== trial 14 ==
Design ks_add, start of the top module:
module ks_add #(
    parameter N = 64
)
(
    input  logic         clk,
    input  logic         rstn_,
    input  logic         en,
    input  logic [N-1:0] a,
    input  logic [N-1:0] b,
    output logic [N-1:0] out
);
    localparam int stages = $clog2(N) + 1;
    function automatic integer log2_arr(input integer x);
        integer k;
        begin
            log2_arr = 0;
            for (k = 1; k < 31; k = k + 1)
                if (x >= (1 << k)) log2_arr = k;
        end
    endfunction
    genvar i;
    generate
        for (i = 0; i < stages; i++) begin : gen_pg
            logic [(N-(2**(i-1)))-1:0] g_reg_array;
            logic [(N-(2**(i-1)))-1:0] p_reg_array;
            logic [(N-(2**(i-1)))-1:0] p_out_array;
            logic [(N-(2**(i-1)))-1:0] g_out_array;
        end
    endgenerate
    genvar j;
    generate
        for (j = 0; j < stages; j++) begin : reg_assign
            always_ff @( posedge clk ) begin
                if ( !rstn_ ) begin
                    gen_pg[j].g_reg_array <= 0;
                    gen_pg[j].p_reg_array <= 0;
                end
                else if ( en ) begin
  ...
Size: roughly 3800 cells after synthesis, roughly 700 flip-flops, roughly 29000 um^2 of cells after synthesis.
==> flow/config.mk <==
export PLATFORM = sky130hd
export DESIGN_NAME = ks_add
export DESIGN_NICKNAME = ks_add
export VERILOG_FILES = /design/flow/design.v
export SDC_FILE = /design/flow/constraint.sdc
export NUM_CORES = 4
export LEC_CHECK = 0
export ABC_AREA = 1
export CAP_MARGIN = 30
export CELL_PAD_IN_SITES_DETAIL_PLACEMENT = 1
export CELL_PAD_IN_SITES_GLOBAL_PLACEMENT = 2
export CORE_ASPECT_RATIO = 0.54
export CORE_MARGIN = 2
export CORE_UTILIZATION = 40
export CTS_CLUSTER_DIAMETER = 274
export CTS_CLUSTER_SIZE = 20
export MAX_ROUTING_LAYER = met4
export MIN_ROUTING_LAYER = met1
export PLACE_DENSITY = 0.67
export SLEW_MARGIN = 35
==> flow/constraint.sdc <==
create_clock -name core_clock -period 2.0 [get_ports {clk}]
set_input_delay 0.4000 -clock core_clock [delete_from_list [all_inputs] [get_ports {clk}]]
set_output_delay 0.4000 -clock core_clock [all_outputs]
set_load 0.01 [all_outputs]
run.sh (not shown) runs the stock make flow with config.mk's settings and CLKGATE_MAP_FILE=.
Trial 14 ran to completion and came out clean on the timing, DRC and antenna checks.
The following lists how build 15 was set up differently from trial 14:
- changing CAP_MARGIN from 30 to 20
- removing CORE_ASPECT_RATIO (formerly 0.54)
- removing CELL_PAD_IN_SITES_GLOBAL_PLACEMENT (formerly 2)
- changing CORE_UTILIZATION from 40 to 58
- removing MAX_ROUTING_LAYER (formerly met4)
- removing CTS_CLUSTER_DIAMETER (formerly 274)
- removing MIN_ROUTING_LAYER (formerly met1)
- removing CTS_CLUSTER_SIZE (formerly 20)
- changing SLEW_MARGIN from 35 to 20
- removing CELL_PAD_IN_SITES_DETAIL_PLACEMENT (formerly 1)
- removing PLACE_DENSITY (formerly 0.67)
- removing ABC_AREA (formerly 1)
- changing the clock period (ns, I/O delays scaled along) from 2.0 to 1.07
Findings:
What the final checks of build 15 revealed, after a flow that finished every stage, was a layout that fails on setup timing.
Build 15 ended with less via count than trial 14.
Relative to trial 14, utilization increased by 26 points in build 15.
Looking at simple logic cell fraction of the synthesized area, build 15 sits 10 points lower than trial 14 does.

Setup of run 1:
ks_add again, from the RTL that the note above started with.
clock: 1.71 ns
lec_check: 0
cap_margin: 20
core_margin: 2
core_utilization: 68
hold_slack_margin: -0.09
max_routing_layer: met4
slew_margin: 20
Run 1 finished every stage and its layout cleared the timing, DRC and antenna checks.
Changes in run 2 relative to run 1:
Settings: changing CORE_UTILIZATION from 68 to 72; changing the clock period (ns, I/O delays scaled along) from 1.71 to 1.42.
Results
Both conditions hold for run 1: the flow ran to the end and the final layout passed the timing, DRC and antenna checks.
Run 2 completed end to end; final checks failed (negative setup slack).
Summary of run 2 over run 1: transition at the pin with the smallest max-transition slack has decreased, post-place setup slack has decreased, combinational power has increased, cell area has increased, count of fill cells added during filler insertion has decreased.
Taking run 1 as the reference, in run 2 share of total power in combinational logic higher, sequential fraction of design power lower.
> inputs changed (run 2 -> run 3)
Settings: an added CTS_CLUSTER_SIZE of 14; a change of HOLD_SLACK_MARGIN from -0.09 to -0.1; an added PLACE_DENSITY_LB_ADDON of 0.28; an added CTS_CLUSTER_DIAMETER of 53; a deleted MAX_ROUTING_LAYER that had been met4; a change of the clock period (ns, I/O delays scaled along) from 1.42 to 1.48.
[summary]
- Final checks on run 3, whose flow otherwise completed, came back failing, citing negative setup slack.
- When the final numbers for run 3 and run 2 were put side by side, the fraction of standard cell area in multi-input logic turned out to be smaller in run 2.
- The sum of routed wire length over all layers reported for run 3 is smaller than that of run 2 by 14%.
- Higher slew at the pin closest to its max-slew limit goes to run 2 over run 3.
- Delta (run 3 minus run 2): area of all placed cells without fillers moved down, routed length on met3 moved down, CTS H-tree depth moved down.
- A uppermost metal layer occupied by signal nets of met5 is what run 3 shows, while met4 belongs to run 2.
- All-layer global routing usage (run 3 over run 2): decrease, 5.2 points
- Looking only at data required time of the critical path, and setting everything else aside, the lower value of run 3 and run 2 goes to run 2.
- Of run 3 and run 2, the lower proportion of power drawn by the clock network belongs to run 3.

ks_add again, from the RTL that the note above started with.
==> flow/design.v (excerpt) <==
module ks_add #(
    parameter N = 64
)
(
    input  logic         clk,
    input  logic         rstn_,
    input  logic         en,
    input  logic [N-1:0] a,
    input  logic [N-1:0] b,
    output logic [N-1:0] out
);
    localparam int stages = $clog2(N) + 1;
    function automatic integer log2_arr(input integer x);
        integer k;
        begin
            log2_arr = 0;
            for (k = 1; k < 31; k = k + 1)
                if (x >= (1 << k)) log2_arr = k;
        end
    endfunction
    genvar i;
    generate
        for (i = 0; i < stages; i++) begin : gen_pg
            logic [(N-(2**(i-1)))-1:0] g_reg_array;
            logic [(N-(2**(i-1)))-1:0] p_reg_array;
            logic [(N-(2**(i-1)))-1:0] p_out_array;
            logic [(N-(2**(i-1)))-1:0] g_out_array;
        end
    endgenerate
    genvar j;
    generate
        for (j = 0; j < stages; j++) begin : reg_assign
            always_ff @( posedge clk ) begin
                if ( !rstn_ ) begin
                    gen_pg[j].g_reg_array <= 0;
                    gen_pg[j].p_reg_array <= 0;
                end
                else if ( en ) begin
                    gen_pg[j].g_reg_array <= gen_pg[j].g_out_array;
                    gen_pg[j].p_reg_array <= gen_pg[j].p_out_array;
                end
                else begin
                    gen_pg[j].g_reg_array <= gen_pg[j].g_reg_array;
                    gen_pg[j].p_reg_array <= gen_pg[j].p_reg_array;
                end
            end
        end
    endgenerate
    genvar step;
    generate 
        for (i = 0; i < N; i++) begin
            pg_0 step0(a[i], b[i], gen_pg[0].p_out_array[i], gen_pg[0].g_out_array[i]);
        end
        for (step = 1; step <= stages; step++) begin
            for (i = 0; i < N-2**(step-1); i++) begin 
                if (step == 1) begin
                    pg_1plus stepn(gen_pg[0].p_reg_array[i+1],  
                                 gen_pg[0].g_reg_array[i+1], 
                                 gen_pg[0].p_reg_array[i], 
  ...
Settings: LEC_CHECK=0, CAP_MARGIN=20, CORE_MARGIN=2, CORE_UTILIZATION=72, CTS_CLUSTER_DIAMETER=358, CTS_CLUSTER_SIZE=14, HOLD_SLACK_MARGIN=-0.08, MAX_ROUTING_LAYER=met4, PLACE_DENSITY_LB_ADDON=0.29, SETUP_SLACK_MARGIN=-0.08, SLEW_MARGIN=20, TNS_END_PERCENT=30; clock period 1.07 ns.
The first run completed, yet does not pass: negative setup slack.
Rerun with:
CTS_CLUSTER_DIAMETER = 28   (was 358)
CTS_CLUSTER_SIZE = 50   (was 14)
HOLD_SLACK_MARGIN = default   (was -0.08)
MAX_ROUTING_LAYER = default   (was met4)
PLACE_DENSITY_LB_ADDON = 0.28   (was 0.29)
SETUP_SLACK_MARGIN = 0.15   (was -0.08)
TNS_END_PERCENT = default   (was 30)
clock period = 1.12 ns   (was 1.07 ns; I/O delays follow)
After rerunning:
- With this change the flow failed in global routing (GRT-0116)
- die size stays the same
- synthesized area is unchanged
- synthesized cell count is unchanged
Rerun with:
CORE_UTILIZATION = 71   (was 72)
CTS_CLUSTER_DIAMETER = default   (was 28)
CTS_CLUSTER_SIZE = 31   (was 50)
PLACE_DENSITY_LB_ADDON = default   (was 0.28)
SETUP_SLACK_MARGIN = default   (was 0.15)
clock period = 1.56 ns   (was 1.12 ns; I/O delays follow)
Result: With this change the flow reached the layout checks and failed them: negative setup slack; die size rises by 1.4%; synthesized area does not change; synthesized cell count does not change.

P:
Starting RTL as in the previous note.
export LEC_CHECK = 0
export ABC_AREA = 1
export CAP_MARGIN = 30
export CELL_PAD_IN_SITES_DETAIL_PLACEMENT = 1
export CELL_PAD_IN_SITES_GLOBAL_PLACEMENT = 2
export CORE_ASPECT_RATIO = 0.54
export CORE_MARGIN = 7
export CORE_UTILIZATION = 40
export CTS_CLUSTER_DIAMETER = 274
export CTS_CLUSTER_SIZE = 20
export GPL_ROUTABILITY_DRIVEN = 0
export MAX_ROUTING_LAYER = met4
export MIN_ROUTING_LAYER = met1
export PLACE_DENSITY = 0.67
export SLEW_MARGIN = 35
create_clock -name core_clock -period 2.0 [get_ports {clk}]
What the final checks of P revealed, after a flow that finished every stage, was a layout that fails on negative setup slack.
#### Input delta (S over P)
Settings: swapping 7 for 2 in CORE_MARGIN; putting SETUP_SLACK_MARGIN at -0.01 where nothing was set; clearing CELL_PAD_IN_SITES_DETAIL_PLACEMENT, which used to be 1; clearing CELL_PAD_IN_SITES_GLOBAL_PLACEMENT, which used to be 2; clearing MAX_ROUTING_LAYER, which used to be met4; swapping 30 for 20 in CAP_MARGIN; swapping 35 for 20 in SLEW_MARGIN; swapping 20 for 21 in CTS_CLUSTER_SIZE; clearing PLACE_DENSITY, which used to be 0.67; swapping 40 for 70 in CORE_UTILIZATION; clearing GPL_ROUTABILITY_DRIVEN, which used to be 0; clearing CTS_CLUSTER_DIAMETER, which used to be 274; clearing ABC_AREA, which used to be 1; clearing CORE_ASPECT_RATIO, which used to be 0.54; clearing MIN_ROUTING_LAYER, which used to be met1; swapping 2.0 for 0.449 in the clock period (ns, I/O delays scaled along).
## What came out
S against P: multiplexer fraction of the synthesized cell area shows an increase of 4.5 points; area after synthesis shows a reduction of 1.7%. Cmp S vs P: placed instance count lower in S. Against P, instance count of the mapped netlist in S fell by more than 10%. Looking only at count of unique library cells instantiated by Yosys, and setting everything else aside, the higher value of S and P goes to P. Re yosys synthesis chip area: P was higher than S. Compared with P, S improves floorplan core area. Changes observed in S relative to P: chip area decreased by about 50% relative to the old numbers; post-synthesis compound-gate area fraction increased by 7.9 points relative to the old numbers. [S] total cell area at the placement stage rose 840 um2 relative to P. S: it failed with a tool error in clock tree synthesis (4_1_cts), so there are no final results. S vs P: total cells reported by yosys after synthesis down by more than 10%.

Setup of old:
The RTL this note starts from:
==> flow/design.v <==
module pg_0 (
    input logic a,
    input logic b,
    output logic p,
    output logic g
);
assign p = a ^ b;
assign g = a & b;
endmodule
module pg_1plus (
    input logic pi_cur,
    input logic gi_cur,
    input logic pi_prev,
    input logic gi_prev,
    output logic pout,
    output logic gout
);
assign pout = pi_cur & pi_prev;
assign gout = gi_cur | (pi_cur & gi_prev);
endmodule
module ks_add #(
    parameter N = 64
)
(
    input  logic         clk,
    input  logic         rstn_,
    input  logic         en,
    input  logic [N-1:0] a,
    input  logic [N-1:0] b,
    output logic [N-1:0] out
);
    localparam int stages = $clog2(N) + 1;
    function automatic integer log2_arr(input integer x);
        integer k;
        begin
            log2_arr = 0;
            for (k = 1; k < 31; k = k + 1)
                if (x >= (1 << k)) log2_arr = k;
        end
    endfunction
    genvar i;
    generate
        for (i = 0; i < stages; i++) begin : gen_pg
            logic [(N-(2**(i-1)))-1:0] g_reg_array;
            logic [(N-(2**(i-1)))-1:0] p_reg_array;
            logic [(N-(2**(i-1)))-1:0] p_out_array;
            logic [(N-(2**(i-1)))-1:0] g_out_array;
        end
    endgenerate
    genvar j;
    generate
        for (j = 0; j < stages; j++) begin : reg_assign
            always_ff @( posedge clk ) begin
                if ( !rstn_ ) begin
                    gen_pg[j].g_reg_array <= 0;
                    gen_pg[j].p_reg_array <= 0;
                end
                else if ( en ) begin
                    gen_pg[j].g_reg_array <= gen_pg[j].g_out_array;
                    gen_pg[j].p_reg_array <= gen_pg[j].p_out_array;
                end
                else begin
                    gen_pg[j].g_reg_array <= gen_pg[j].g_reg_array;
                    gen_pg[j].p_reg_array <= gen_pg[j].p_reg_array;
                end
            end
        end
    endgenerate
    genvar step;
    generate 
        for (i = 0; i < N; i++) begin
            pg_0 step0(a[i], b[i], gen_pg[0].p_out_array[i], gen_pg[0].g_out_array[i]);
        end
        for (step = 1; step <= stages; step++) begin
            for (i = 0; i < N-2**(step-1); i++) begin 
                if (step == 1) begin
                    pg_1plus stepn(gen_pg[0].p_reg_array[i+1],  
                                 gen_pg[0].g_reg_array[i+1], 
                                 gen_pg[0].p_reg_array[i], 
                                 gen_pg[0].g_reg_array[i], 
                                 gen_pg[step].p_out_array[i], 
                                 gen_pg[step].g_out_array[i]);
                end
                if (step > 1) begin
                    if (i==0) begin
                        pg_1plus stepn(gen_pg[step-1].p_reg_array[i+2**(step-2)],  
                                 gen_pg[step-1].g_reg_array[i+2**(step-2)], 
                                 gen_pg[0].p_reg_array[0], 
                                 gen_pg[0].g_reg_array[0], 
                                 gen_pg[step].p_out_array[0], 
                                 gen_pg[step].g_out_array[0]);
                    end
                    else if (i < 2**(step-2)) begin 
                        pg_1plus stepn(gen_pg[step-1].p_reg_array[i+2**(step-2)],                                         
                                 gen_pg[step-1].g_reg_array[i+2**(step-2)],                                            
                                 gen_pg[log2_arr(i)+1].p_reg_array[i-2**(log2_arr(i))], 
                                 gen_pg[log2_arr(i)+1].g_reg_array[i-2**(log2_arr(i))],
                                 gen_pg[step].p_out_array[i], 
                                 gen_pg[step].g_out_array[i]);
                    end
                    else begin  
                        pg_1plus stepn(gen_pg[step-1].p_reg_array[i+2**(step-2)],  
                                 gen_pg[step-1].g_reg_array[i+2**(step-2)], 
                                 gen_pg[step-1].p_reg_array[i-2**(step-2)], 
                                 gen_pg[step-1].g_reg_array[i-2**(step-2)], 
                                 gen_pg[step].p_out_array[i], 
                                 gen_pg[step].g_out_array[i]);
                    end
                end
            end
        end
    endgenerate
    generate
        for (i = 0; i < N; i++) begin
            if ( i==0 ) begin
                assign out[0] = gen_pg[0].p_reg_array[0];
            end
            else if ( i==1 ) begin
                assign out[1] = gen_pg[0].p_reg_array[1] ^ gen_pg[0].g_reg_array[0];
            end
            else if (i <= N/2) begin  
                assign out[i] = (gen_pg[0].p_reg_array[i]) ^ (gen_pg[log2_arr(i-1)+1].g_reg_array[(i-1)-2**log2_arr(i-1)]); 
            end
            else begin
                assign out[i] = gen_pg[0].p_reg_array[i] ^ gen_pg[stages-1].g_reg_array[(i-1)-(N/2)]; 
            end
        end
    endgenerate
endmodule
Settings: LEC_CHECK=0, CAP_MARGIN=20, CORE_MARGIN=2, CORE_UTILIZATION=72, CTS_CLUSTER_DIAMETER=27, CTS_CLUSTER_SIZE=14, HOLD_SLACK_MARGIN=-0.08, PLACE_DENSITY_LB_ADDON=0.29, SETUP_SLACK_MARGIN=-0.08, SLEW_MARGIN=20, TNS_END_PERCENT=30; clock period 1.07 ns.
No final results exist for old, since it was stopped by error GRT-0232 during global routing.
Setup changes, old to new
- removing PLACE_DENSITY_LB_ADDON (formerly 0.29)
- removing TNS_END_PERCENT (formerly 30)
- removing CTS_CLUSTER_SIZE (formerly 14)
- changing CORE_UTILIZATION from 72 to 40
- removing SETUP_SLACK_MARGIN (formerly -0.08)
- removing CTS_CLUSTER_DIAMETER (formerly 27)
- removing HOLD_SLACK_MARGIN (formerly -0.08)
- changing the clock period (ns, I/O delays scaled along) from 1.07 to 2.0
[summary]
- new reached the final stage; the timing, DRC and antenna checks on its layout passed.
- Reported for old and new, number of buffers on the longest clock path turned out identical to the last digit.
- Reported for old and new, net count after synthesis turned out identical to the last digit.
- Count of H-tree levels built during CTS is higher on old
- Comparing new against old, there is no change at all in number of different library cells in the post-synthesis netlist.
- Per the comparison of new with old, chip width rose by about 33%; count of buffers added by post-CTS timing repair for setup fell by 1.
- Area of the placeable core ends up lower on old.
- Compared to old, new has placement-stage cell area 2.5% lower.
- Estimated wirelength of the detail-placed design sits lower in new than in old.
- Looking at number of hold buffers added after CTS, new sits 1 lower than old does.
No activity file was given, so power comes from the tool's default toggle rates.
